Design Risc_32_bit, start of the top module:
module Risc_32_bit
(
  input         clk       ,
  input         rst_n     ,
  output [31:0] imem_addr ,
  input  [31:0] imem_rdata,
  output [31:0] dmem_addr ,
  output [31:0] dmem_wdata,
  output        dmem_we   ,
  input  [31:0] dmem_rdata
);
  parameter ImmSelI = 3'b000;
  parameter ImmSelS = 3'b001;
  parameter ImmSelB = 3'b010;
  parameter ImmSelJ = 3'b011;
  parameter ImmSelU = 3'b100;
  parameter ImmSelR = 3'b111;
  wire [31:0] if_inst;
  wire [31:0] if_pc  ;
  wire [31:0] id_pc    ;
  wire [6:0]  id_opcode;
  wire [31:0] id_inst  ;
  wire [4:0]  id_rd    ;
  wire [4:0]  id_rs1   ;
  wire [4:0]  id_rs2   ;
  wire [2:0]  id_funct3;
  wire [6:0]  id_funct7;
  wire [2:0]  id_ImmSel;
  wire [31:0] id_imm   ;
  wire [1:0]  id_PCSel ;
  wire        id_BrUn  ;
  wire        id_ASel  ;
  wire        id_BSel  ;
  wire        id_MemRW ;
  wire        id_RegWEn;
  wire [1:0]  id_WBSel ;
  wire [3:0]  id_ALUSel;
  wire [31:0] id_DataA ;
  wire [31:0] id_DataB ;
  wire [31:0] id_jump_pc;
  wire [31:0] ex_imm         ;
  wire        ex_we          ;
  wire [31:0] ex_DataA       ;
  wire [31:0] ex_DataB       ;
  wire [31:0] ex_pc          ;
  wire [4:0]  ex_rd          ;
  wire [4:0]  ex_rs1         ;
  wire [4:0]  ex_rs2         ;
  wire [2:0]  ex_ImmSel      ;
  wire        ex_BrEq        ;
  wire        ex_BrLT        ;
  wire [1:0]  ex_PCSel       ;
  wire        ex_BrUn        ;
  ...
clock: 4.79 ns
lec_check: 0
abc_area: 0
cap_margin: 10
cell_pad_in_sites_detail_placement: 2
core_aspect_ratio: 0.74
core_margin: 7
core_utilization: 19
cts_cluster_diameter: 55
cts_cluster_size: 61
gpl_routability_driven: 0
max_routing_layer: met4
min_routing_layer: met1
place_density_lb_addon: 0.29
setup_slack_margin: 1.17
slew_margin: 20
run.sh (not shown) runs the stock make flow with config.mk's settings and CLKGATE_MAP_FILE=.
The baseline produced a layout that fails on setup timing.
Then changed:
ABC_AREA = not set   (was 0)
CAP_MARGIN = 20   (was 10)
CELL_PAD_IN_SITES_DETAIL_PLACEMENT = not set   (was 2)
CORE_ASPECT_RATIO = not set   (was 0.74)
CORE_MARGIN = 2   (was 7)
CORE_UTILIZATION = 40   (was 19)
CTS_CLUSTER_DIAMETER = not set   (was 55)
CTS_CLUSTER_SIZE = not set   (was 61)
GPL_ROUTABILITY_DRIVEN = not set   (was 0)
MAX_ROUTING_LAYER = not set   (was met4)
MIN_ROUTING_LAYER = not set   (was met1)
PLACE_DENSITY_LB_ADDON = not set   (was 0.29)
SETUP_SLACK_MARGIN = not set   (was 1.17)
clock period = 8.5 ns   (was 4.79 ns; I/O delays follow)
What happened: The changed run completed with no timing, DRC or antenna violations; clock power shrinks by 44%; clock skew goes up by 0.013 ns; die size decreases by 54%; utilization goes up by 21 points; synthesized area stays the same; worst hold slack degrades by 0.015 ns; flip-flop count is unchanged; synthesized cell count stays the same; count of clock-buffer cells in the layout increases by 66; design area fell by 12%.
Then changed:
CORE_UTILIZATION = 66   (was 40)
clock period = 5.85 ns   (was 8.5 ns; I/O delays follow)
The new run completed with no timing, DRC or antenna violations.
Combinational power increases by about 55%.
Setup slack gets worse by 0.70 ns.
Maximum frequency increases by about 34%.
Then changed:
CORE_UTILIZATION = 40   (was 66)
clock period = 7.85 ns   (was 5.85 ns; I/O delays follow)
Sequential share of layout area fell by 0.32 points.
Global-route usage fell by 19 points.
Sequential cell count is unchanged.
Synthesized area does not change.
Setup slack improved by 0.59 ns.
Wire length rose by a few percent.
Sequential power fell by a quarter to a third.

---

## red
Risc_32_bit again, from the RTL that the note above started with.
export LEC_CHECK = 0
export CAP_MARGIN = 30
export CELL_PAD_IN_SITES_DETAIL_PLACEMENT = 1
export CORE_MARGIN = 2
export CORE_UTILIZATION = 40
export CTS_CLUSTER_SIZE = 69
export HOLD_SLACK_MARGIN = 0.28
export MAX_ROUTING_LAYER = met4
export SETUP_SLACK_MARGIN = 0.44
export SLEW_MARGIN = 15
export TNS_END_PERCENT = 50
create_clock -name core_clock -period 8.5 [get_ports {clk}]
red did not stop at any stage, and its layout met the timing, DRC and antenna checks.
Relative to red, the following input files were edited for blue:
Settings: a change of CORE_UTILIZATION from 40 to 10; a change of SLEW_MARGIN from 15 to 20; a deleted CELL_PAD_IN_SITES_DETAIL_PLACEMENT that had been 1; a deleted HOLD_SLACK_MARGIN that had been 0.28; a deleted CTS_CLUSTER_SIZE that had been 69; a deleted MAX_ROUTING_LAYER that had been met4; a deleted SETUP_SLACK_MARGIN that had been 0.44; a deleted TNS_END_PERCENT that had been 50; a change of CAP_MARGIN from 30 to 20; a change of the clock period (ns, I/O delays scaled along) from 8.5 to 11.5.
Notes after the runs:
- Across red and blue, none had a timing, DRC or antenna violation.
- Any difference in fraction of power spent switching nets between red and blue is small enough to ignore.
- The post-route worst setup slack of blue is higher than that of red.
- Sequential cell area share, red and blue: smaller value in blue
- Via count of the first global-routing pass: blue vs red down 4246
- met1 layer wirelength in the final routing, red and blue, higher one = red.
- red has a higher fmax than blue.
- Of red and blue, the run reporting the lower hold slack was blue.
- NOTE number of cells in the design after placement red->blue increased by more than half
- Delta (blue minus red): cell area after placement shows an increase of 11%, wire length per cell shows a reduction of 46%.
--- input diff blue..green ---
Settings: a change of CORE_UTILIZATION from 10 to 44; a change of the clock period (ns, I/O delays scaled along) from 11.5 to 4.36.
==> comparison <==
green completed end to end; final checks failed (setup timing). Total power: green vs blue up 180%. The worst reg2reg path depth of green is higher than that of blue. Between blue and green, fraction of power consumed by combinational cells increased.
Input-level comparison between orange and green:
Settings: CORE_UTILIZATION changed from 44 to 57.
Results
[orange] flow finished | final checks: failed | reasons: setup timing
orange ended up with a lower horizontal die dimension than green did.
Sort green and orange by number of global-route vias before repair asc -> top: green
Compared with green, orange shows a setup TNS that is 400 ps lower.
[compare] base=green new=orange: first-pass iteration count of the detailed router increased 3, power dropped 1.1%, setup slack higher.
Per the comparison of orange with green, delay contributed by the slowest stage of the critical path dropped 140 ps, final-layout non-clock buffer area share climbed 0.24 points, count of placed standard cells in the final layout, fillers left out dropped about 5.3%, growth of design area from synthesis to finish climbed 0.42 points.
Power is estimated from default activity; no workload was simulated.
